## ALU_Pipeline
module ALU_Pipeline(
  input  logic clk, rst,
  input  logic [31:0] A_in, B_in,
  input  logic [31:0] instr_in,
  output logic [31:0] Result_out,
  output logic Zero_out, Carry_out, Overflow_out, Negative_out
);
For scale: roughly 1,600 cells after synthesis, about 130 I/O pins, about 0.013 sq mm of cells after synthesis.
Settings: LEC_CHECK=0, ABC_AREA=0, CAP_MARGIN=20, CORE_MARGIN=2, CORE_UTILIZATION=66, CTS_CLUSTER_DIAMETER=353, CTS_CLUSTER_SIZE=75, GPL_ROUTABILITY_DRIVEN=0, MAX_ROUTING_LAYER=met4, MIN_ROUTING_LAYER=met1, SLEW_MARGIN=30; clock period 3.34 ns.
run.sh (not shown) runs the stock make flow with config.mk's settings and CLKGATE_MAP_FILE=.
The baseline stopped in clock tree synthesis (4_1_cts) with DPL-0038.
Edit:
ABC_AREA = not set   (was 0)
CORE_UTILIZATION = 40   (was 66)
CTS_CLUSTER_DIAMETER = not set   (was 353)
CTS_CLUSTER_SIZE = not set   (was 75)
GPL_ROUTABILITY_DRIVEN = not set   (was 0)
MAX_ROUTING_LAYER = not set   (was met4)
MIN_ROUTING_LAYER = not set   (was met1)
SLEW_MARGIN = 20   (was 30)
clock period = 5.97 ns   (was 3.34 ns; I/O delays follow)
With this change the flow went through all stages and came out clean; synthesized cell count does not change; area after synthesis is unchanged; die area went up by well over a third.
Edit:
ABC_AREA = 1   (was not set)
CORE_UTILIZATION = 57   (was 40)
CTS_CLUSTER_DIAMETER = 400   (was not set)
CTS_CLUSTER_SIZE = 98   (was not set)
PLACE_DENSITY = 0.38   (was not set)
SETUP_SLACK_MARGIN = 0.93   (was not set)
clock period = 3.98 ns   (was 5.97 ns; I/O delays follow)
What happened: The new run finished with timing, DRC and antenna clean. Clock skew is about the same. Register-to-register slack is better by 0.08 ns. Core utilization grows by 23 points. Clock power rose by well over a third. Via count grows by well over a third. First-iteration DRC count went up by well over a third. Setup slack improves by 0.085 ns. Final area went up by about a fifth. Final cell count is higher by well over a third. Wire length grows by a quarter to a third.
Edit:
CORE_ASPECT_RATIO = 0.5   (was not set)
CORE_UTILIZATION = 69   (was 57)
CTS_CLUSTER_SIZE = 100   (was 98)
PLACE_DENSITY = 0.35   (was 0.38)
SETUP_SLACK_MARGIN = not set   (was 0.93)
clock period = 3.32 ns   (was 3.98 ns; I/O delays follow)
After rerunning: This time the run did not get past global routing (5_1_grt). Synthesized cell count does not change. Area after synthesis does not change. Die size went down by 17%.

---

ALU_Pipeline again, from the RTL that the note above started with.
==> flow/config.mk <==
export PLATFORM = sky130hd
export DESIGN_NAME = ALU_Pipeline
export DESIGN_NICKNAME = ALU_Pipeline
export VERILOG_FILES = /design/flow/design.v
export SDC_FILE = /design/flow/constraint.sdc
export NUM_CORES = 4
export LEC_CHECK = 0
export CAP_MARGIN = 20
export CORE_MARGIN = 6
export CORE_UTILIZATION = 60
export CTS_CLUSTER_DIAMETER = 124
export CTS_CLUSTER_SIZE = 75
export GPL_ROUTABILITY_DRIVEN = 0
export MAX_ROUTING_LAYER = met4
export MIN_ROUTING_LAYER = met1
export PLACE_DENSITY = 0.36
export SLEW_MARGIN = 30
export TNS_END_PERCENT = 15
==> flow/constraint.sdc <==
create_clock -name core_clock -period 8.49 [get_ports {clk}]
set_input_delay 1.6980 -clock core_clock [delete_from_list [all_inputs] [get_ports {clk}]]
set_output_delay 1.6980 -clock core_clock [all_outputs]
set_load 0.01 [all_outputs]
==> next run, changes <==
CORE_ASPECT_RATIO = 1.44   (was unset)
CORE_UTILIZATION = 49   (was 60)
CTS_CLUSTER_DIAMETER = 296   (was 124)
HOLD_SLACK_MARGIN = 0.06   (was unset)
SETUP_SLACK_MARGIN = 0.1   (was unset)
=> Final area is higher by 0.45%. Clock-buffer cell count stays the same. Die area came out higher by 21%. Cell count goes up by 2.9%. Routed wire length is higher by 7.8%. Worst setup slack loses 0.057 ns. Register-to-register slack loses 0.06 ns. Total power went down by 2.6%. Worst hold slack is about the same.
==> next run, changes <==
CORE_ASPECT_RATIO = unset   (was 1.44)
CORE_MARGIN = 2   (was 6)
CORE_UTILIZATION = 45   (was 49)
CTS_CLUSTER_DIAMETER = unset   (was 296)
CTS_CLUSTER_SIZE = unset   (was 75)
GPL_ROUTABILITY_DRIVEN = unset   (was 0)
HOLD_SLACK_MARGIN = unset   (was 0.06)
MAX_ROUTING_LAYER = unset   (was met4)
MIN_ROUTING_LAYER = unset   (was met1)
PLACE_DENSITY = unset   (was 0.36)
SETUP_SLACK_MARGIN = unset   (was 0.1)
SLEW_MARGIN = 20   (was 30)
TNS_END_PERCENT = unset   (was 15)
clock period = 3.98 ns   (was 8.49 ns; I/O delays follow)
Effect:
- The new run finished but fails on setup timing
- synthesized area does not change
- total power increases by well over a third
- setup slack is worse by 3.0 ns
- die size decreases slightly
- count of clock-buffer cells in the layout increases by 2
- routed wire length increases by a quarter to a third
- combinational power increases to 3.2 times its value
- fmax increases by a quarter to a third
- sequential power increases by well over a third
- final area increases by a quarter to a third
- worst hold slack is worse by 0.12 ns
==> next run, changes <==
CORE_UTILIZATION = 56   (was 45)
SETUP_SLACK_MARGIN = -0.33   (was unset)
clock period = 4.55 ns   (was 3.98 ns; I/O delays follow)
Outcome: The new run ran to the end with violations: setup timing; non-clock buffer count drops by 174; final cell count fell by 9.4%; synthesized area does not change; power came out lower by 15%; die size is lower by 19%; sequential cell count is unchanged; via count fell by 1.1%.

---

The RTL this note starts from:
==> flow/design.v <==
module ALU (
  input  logic [31:0] A, B,
  input  logic [3:0] ALUOp,
  output logic [31:0] Result,
  output logic Zero, Carry, Overflow, Negative
);
  logic [32:0] tmp;
  always_comb begin
    tmp = 33'd0;
    Carry = 0;
    Overflow = 0;
    case (ALUOp)
      4'b0000: begin  
        tmp = A + B;
        Result = tmp[31:0];
        Carry = tmp[32];
        Overflow = (~A[31] & ~B[31] & Result[31]) | (A[31] & B[31] & ~Result[31]);
      end
      4'b0001: begin  
        tmp = A - B;
        Result = tmp[31:0];
        Carry = tmp[32];
        Overflow = (A[31] & ~B[31] & ~Result[31]) | (~A[31] & B[31] & Result[31]);
      end
      4'b0010: Result = A & B;
      4'b0011: Result = A | B;
      4'b0100: Result = A ^ B;
      4'b0101: Result = ~A;
      4'b0110: Result = ~B;
      4'b0111: Result = A << B[4:0];
      4'b1000: Result = A >> B[4:0];
      4'b1001: Result = $signed(A) >>> B[4:0];
      default: Result = 32'd0;
    endcase
    Zero = (Result == 0);
    Negative = Result[31];
  end
endmodule
module ALUControl(
  input  logic [6:0] funct7,
  input  logic [2:0] funct3,
  input  logic [6:0] opcode,
  output logic [3:0] ALUOp
);
  always_comb begin
    case (opcode)
      7'b0110011: begin  
        case ({funct7, funct3})
          10'b0000000_000: ALUOp = 4'b0000;  
          10'b0100000_000: ALUOp = 4'b0001;  
          10'b0000000_111: ALUOp = 4'b0010;  
          10'b0000000_110: ALUOp = 4'b0011;  
          10'b0000000_100: ALUOp = 4'b0100;  
          10'b0000000_001: ALUOp = 4'b0111;  
          10'b0000000_101: ALUOp = 4'b1000;  
          10'b0100000_101: ALUOp = 4'b1001;  
          default: ALUOp = 4'b1111;
        endcase
      end
      default: ALUOp = 4'b1111;
    endcase
  end
endmodule
module InstructionDecoder(
  input  logic [31:0] instruction,
  output logic [6:0]  opcode,
  output logic [4:0]  rd,
  output logic [2:0]  funct3,
  output logic [4:0]  rs1,
  output logic [4:0]  rs2,
  output logic [6:0]  funct7
);
  assign opcode = instruction[6:0];
  assign rd     = instruction[11:7];
  assign funct3 = instruction[14:12];
  assign rs1    = instruction[19:15];
  assign rs2    = instruction[24:20];
  assign funct7 = instruction[31:25];
endmodule
module ALU_Pipeline(
  input  logic clk, rst,
  input  logic [31:0] A_in, B_in,
  input  logic [31:0] instr_in,
  output logic [31:0] Result_out,
  output logic Zero_out, Carry_out, Overflow_out, Negative_out
);
  logic [31:0] A_reg, B_reg;
  logic [3:0]  ALUOp;
  logic [31:0] instr_reg;
  logic [6:0] opcode, funct7;
  logic [4:0] rd, rs1, rs2;
  logic [2:0] funct3;
  logic [31:0] Result_comb;
  logic Zero_comb, Carry_comb, Overflow_comb, Negative_comb;
  always_ff @(posedge clk or posedge rst) begin
    if (rst) begin
      A_reg <= 0;
      B_reg <= 0;
      instr_reg <= 0;
    end else begin
      A_reg <= A_in;
      B_reg <= B_in;
      instr_reg <= instr_in;
    end
  end
  InstructionDecoder decoder (
    .instruction(instr_reg),
    .opcode(opcode),
    .rd(rd),
    .funct3(funct3),
    .rs1(rs1),
    .rs2(rs2),
    .funct7(funct7)
  );
  ALUControl control (
    .opcode(opcode),
    .funct3(funct3),
    .funct7(funct7),
    .ALUOp(ALUOp)
  );
  ALU alu_inst (
    .A(A_reg),
    .B(B_reg),
    .ALUOp(ALUOp),
    .Result(Result_comb),
    .Zero(Zero_comb),
    .Carry(Carry_comb),
    .Overflow(Overflow_comb),
    .Negative(Negative_comb)
  );
  always_ff @(posedge clk or posedge rst) begin
    if (rst) begin
      Result_out <= 0;
      Zero_out <= 0;
      Carry_out <= 0;
      Overflow_out <= 0;
      Negative_out <= 0;
    end else begin
      Result_out <= Result_comb;
      Zero_out <= Zero_comb;
      Carry_out <= Carry_comb;
      Overflow_out <= Overflow_comb;
      Negative_out <= Negative_comb;
    end
  end
endmodule
clock: 3.61 ns
lec_check: 0
abc_area: 0
cap_margin: 20
core_aspect_ratio: 0.5
core_margin: 2
core_utilization: 68
cts_cluster_diameter: 400
cts_cluster_size: 99
place_density: 0.35
setup_slack_margin: -0.35
slew_margin: 20
The starting point never finished: it broke off in detailed placement with DPL-0033.
==> next run, changes <==
ABC_AREA = unset   (was 0)
CORE_ASPECT_RATIO = unset   (was 0.5)
CORE_UTILIZATION = 58   (was 68)
CTS_CLUSTER_DIAMETER = unset   (was 400)
CTS_CLUSTER_SIZE = unset   (was 99)
PLACE_DENSITY = unset   (was 0.35)
SETUP_SLACK_MARGIN = 0.93   (was -0.35)
clock period = 5.27 ns   (was 3.61 ns; I/O delays follow)
Effect: The new run completed with no timing, DRC or antenna violations; die area rose by 16%; synthesized cell count does not change; area after synthesis is unchanged.
==> next run, changes <==
CORE_UTILIZATION = 31   (was 58)
SETUP_SLACK_MARGIN = unset   (was 0.93)
clock period = 5.97 ns   (was 5.27 ns; I/O delays follow)
Critical path depth decreases by 1.
Core utilization decreases by 36 points.
Total power decreases by about 17%.
Design area decreases by 4.3%.
Maximum frequency decreases by about 13%.

---

RTL: the design.v shown in full above, as it stands there.
Settings: LEC_CHECK=0, CAP_MARGIN=20, CORE_MARGIN=2, CORE_UTILIZATION=50, SETUP_SLACK_MARGIN=0.93, SLEW_MARGIN=20; clock period 3.33 ns.
The starting point finished with setup timing left.
Rerun with:
--- a/flow/config.mk
+++ b/flow/config.mk
@@ -7,0 +8 @@
+export ABC_AREA = 0
@@ -10,2 +11,4 @@
-export CORE_UTILIZATION = 50
-export SETUP_SLACK_MARGIN = 0.93
+export CORE_UTILIZATION = 66
+export CTS_CLUSTER_DIAMETER = 344
+export CTS_CLUSTER_SIZE = 20
+export SETUP_SLACK_MARGIN = -0.2
@@ -12,0 +16 @@
+export TNS_END_PERCENT = 5
==> flow/constraint.sdc (replaced) <==
create_clock -name core_clock -period 3.34 [get_ports {clk}]
set_input_delay 0.6680 -clock core_clock [delete_from_list [all_inputs] [get_ports {clk}]]
set_output_delay 0.6680 -clock core_clock [all_outputs]
set_load 0.01 [all_outputs]
After rerunning:
- The changed run did not get past clock tree synthesis
- synthesized area does not change
- synthesized cell count stays the same
- die size came out lower by 24%
Rerun with:
--- a/flow/config.mk
+++ b/flow/config.mk
@@ -8 +7,0 @@
-export ABC_AREA = 0
@@ -11,4 +10 @@
-export CORE_UTILIZATION = 66
-export CTS_CLUSTER_DIAMETER = 344
-export CTS_CLUSTER_SIZE = 20
-export SETUP_SLACK_MARGIN = -0.2
+export CORE_UTILIZATION = 57
@@ -16 +11,0 @@
-export TNS_END_PERCENT = 5
==> flow/constraint.sdc (replaced) <==
create_clock -name core_clock -period 3.33 [get_ports {clk}]
set_input_delay 0.6660 -clock core_clock [delete_from_list [all_inputs] [get_ports {clk}]]
set_output_delay 0.6660 -clock core_clock [all_outputs]
set_load 0.01 [all_outputs]
What happened: With this change the flow ended with an error in global routing (GRT-0232). Synthesized area is unchanged. Synthesized cell count is unchanged. Die size is higher by about a fifth.

---

Starts from the design.v that is shown in full above.
Settings: LEC_CHECK=0, CAP_MARGIN=25, CELL_PAD_IN_SITES_GLOBAL_PLACEMENT=0, CORE_MARGIN=2, CORE_UTILIZATION=34, CTS_CLUSTER_DIAMETER=287, PLACE_DENSITY_LB_ADDON=0.14, SETUP_SLACK_MARGIN=0.96, SLEW_MARGIN=20, TNS_END_PERCENT=40; clock period 7.02 ns.
The starting point passed the timing, design-rule and antenna checks.
Then changed:
- CAP_MARGIN: 25 -> 20
- CELL_PAD_IN_SITES_GLOBAL_PLACEMENT: 0 -> not set
- CORE_UTILIZATION: 34 -> 40
- CTS_CLUSTER_DIAMETER: 287 -> not set
- PLACE_DENSITY_LB_ADDON: 0.14 -> not set
- SETUP_SLACK_MARGIN: 0.96 -> not set
- TNS_END_PERCENT: 40 -> not set
- clock period: 7.02 -> 7.0 ns (I/O delays scaled with it)
Outcome: Maximum frequency barely changes; setup slack is worse by 0.031 ns; sequential cell count is unchanged.
Then changed:
- ABC_AREA: not set -> 1
- CELL_PAD_IN_SITES_GLOBAL_PLACEMENT: not set -> 0
- CORE_ASPECT_RATIO: not set -> 1.19
- CORE_UTILIZATION: 40 -> 50
- CTS_CLUSTER_DIAMETER: not set -> 332
- CTS_CLUSTER_SIZE: not set -> 90
- GPL_TIMING_DRIVEN: not set -> 0
- PLACE_DENSITY: not set -> 0.42
- SLEW_MARGIN: 20 -> 35
- TNS_END_PERCENT: not set -> 5
Effect:
- wire length grows by about 40%
- area after synthesis grows by about 15%
- sequential share of layout area shrinks by 2.5 points
- worst setup slack improves by 0.45 ns
- final cell count grows by about 60%
Then changed:
- ABC_AREA: 1 -> not set
- CELL_PAD_IN_SITES_GLOBAL_PLACEMENT: 0 -> not set
- CORE_ASPECT_RATIO: 1.19 -> not set
- CORE_UTILIZATION: 50 -> 57
- CTS_CLUSTER_DIAMETER: 332 -> 400
- CTS_CLUSTER_SIZE: 90 -> 98
- GPL_TIMING_DRIVEN: 0 -> not set
- PLACE_DENSITY: 0.42 -> not set
- SLEW_MARGIN: 35 -> 20
- TNS_END_PERCENT: 5 -> not set
- clock period: 7.0 -> 3.98 ns (I/O delays scaled with it)
The changed run finished but fails on setup timing.
Flip-flop count stays the same.
Synthesized area drops by roughly a tenth.
Worst setup slack degrades by 2.6 ns.
Die size decreases by a quarter to a third.
Via count drops by about a fifth.
Power came out higher by well over a third.
Then changed:
- CORE_UTILIZATION: 57 -> 58
- CTS_CLUSTER_DIAMETER: 400 -> 40
- CTS_CLUSTER_SIZE: 98 -> 86
- SETUP_SLACK_MARGIN: not set -> 0.89
- TNS_END_PERCENT: not set -> 5
- clock period: 3.98 -> 3.57 ns (I/O delays scaled with it)
Outcome:
- The changed run ended with an error in global routing (5_1_grt), error GRT-0232
- die area fell slightly
- synthesized cell count is unchanged
- area after synthesis does not change
Then changed:
- CORE_ASPECT_RATIO: not set -> 1.13
- CORE_UTILIZATION: 58 -> 40
- CTS_CLUSTER_DIAMETER: 40 -> not set
- CTS_CLUSTER_SIZE: 86 -> not set
- GPL_TIMING_DRIVEN: not set -> 0
- HOLD_SLACK_MARGIN: not set -> 0.16
- SETUP_SLACK_MARGIN: 0.89 -> not set
- SLEW_MARGIN: 20 -> 15
- TNS_END_PERCENT: 5 -> not set
- clock period: 3.57 -> 7.26 ns (I/O delays scaled with it)
With this change the flow went through all stages and came out clean.
Die size goes up by 44%.
Area after synthesis is unchanged.
Synthesized cell count stays the same.

---

run 1:
RTL: the design.v shown in full above, as it stands there.
clock: 7.0 ns
lec_check: 0
cap_margin: 30
cell_pad_in_sites_detail_placement: 2
cell_pad_in_sites_global_placement: 3
core_margin: 2
core_utilization: 29
cts_cluster_diameter: 388
max_routing_layer: met4
min_routing_layer: met2
slew_margin: 20
#### Input delta (run 2 over run 1)
- CORE_UTILIZATION now 50, was 29
- TNS_END_PERCENT now 5, previously not set
- CTS_CLUSTER_SIZE now 90, previously not set
- CAP_MARGIN now 20, was 30
- CTS_CLUSTER_DIAMETER now 332, was 388
- MAX_ROUTING_LAYER no longer set, was met4
- PLACE_DENSITY now 0.42, previously not set
- ABC_AREA now 1, previously not set
- MIN_ROUTING_LAYER no longer set, was met2
- CELL_PAD_IN_SITES_GLOBAL_PLACEMENT now 1, was 3
- CORE_ASPECT_RATIO now 1.19, previously not set
- CELL_PAD_IN_SITES_DETAIL_PLACEMENT no longer set, was 2
Findings:
- Run 2: done, clean on timing, DRC and antenna
- Relative to run 1, number of antenna diodes has decreased by 8 in run 2.
- From run 1 to run 2 the numbers moved as follows: sequential share of layout area moved down, die area moved down, wire length -about 8%.
- The total clock sinks was comparable across run 2 and run 1.
--- input diff run 2..run 3 ---
- PLACE_DENSITY no longer set, was 0.42
- CTS_CLUSTER_DIAMETER now 326, was 332
- PLACE_DENSITY_LB_ADDON now 0.3, previously not set
- CORE_UTILIZATION now 45, was 50
==> comparison <==
Diff run 3..run 2 | number of buffers inserted during clock tree synthesis | negligible. Diff run 2 -> run 3: area added between synthesis and finish rose by 0.97 points, proportion of total power due to net switching went down 2.4 points. Comparing run 2 against run 3, there is no change at all in final count of hold timing violations. Run 3 against run 2: critical path depth moved up, count of buffers not belonging to the clock network in the layout moved up, cell area moved up, area occupied by registers level. Comparing run 2 and run 3, the higher number of placement rows is on run 3. Final antenna diode count came out exactly the same in run 2 and run 3.
The following lists how run 4 was set up differently from run 3:
- ABC_AREA: 1 -> unset
- MAX_ROUTING_LAYER: unset -> met4
- TNS_END_PERCENT: 5 -> unset
- CTS_CLUSTER_SIZE: 90 -> unset
- CELL_PAD_IN_SITES_GLOBAL_PLACEMENT: 1 -> 2
- CORE_UTILIZATION: 45 -> 40
- CORE_ASPECT_RATIO: 1.19 -> unset
- PLACE_DENSITY_LB_ADDON: 0.3 -> unset
- CTS_CLUSTER_DIAMETER: 326 -> 388
- CAP_MARGIN: 20 -> 30
Findings:
Run 4 finished every stage and its layout cleared the timing, design-rule and antenna checks. Comparing run 3 with run 4, the worst setup skew after layout came out essentially unchanged. Total inserted antenna cells: run 3 and run 4 compared, higher one is run 4. For count of placed standard cells including taps, dividing the value from run 3 by the value from run 4 gives 1.6. Higher worst voltage drop across the vdd grid among run 3 and run 4: run 3. Delta (run 4 minus run 3): post-layout total power was more or less identical; post-synthesis cell area now sits lower.
Here is what was changed in the inputs of run 5 compared with run 4.
- CORE_UTILIZATION: 40 -> 29
- CELL_PAD_IN_SITES_DETAIL_PLACEMENT: unset -> 2
- MIN_ROUTING_LAYER: unset -> met2
- CELL_PAD_IN_SITES_GLOBAL_PLACEMENT: 2 -> 3
- CTS_CLUSTER_SIZE: unset -> 61
- the clock period (ns, I/O delays scaled along): 7.0 -> 4.3
## What came out
Compared with run 4, run 5 shows non-clock buffer contribution to total cell area higher by 20 points. Relative to run 4, the least setup slack across all paths after layout of run 5 is lower by 1860 ps. Diff run 4 -> run 5: logic gate share of total power went up by 12 points, power per cell area rose by about 50%, final-layout setup total negative slack decreased by 1040 ps relative to the old numbers. Run 5: complete, dirty (negative setup slack). Run 4 has lower routed wire length than run 5. In the tables for run 4 and run 5, clock share of power reads lower with run 5. Routed metal-1 wirelength (run 5 vs. run 4) decreases by more than 100%. The arrival time at the worst endpoint of run 5 falls short of that of run 4 by 810 ps. Lower maximum frequency from static timing analysis was reported by run 4, not run 5. The CTS clock-pin slew for the worst setup and hold paths of run 4 and that of run 5 are within noise of each other.
No activity file was given, so power comes from the tool's default toggle rates.
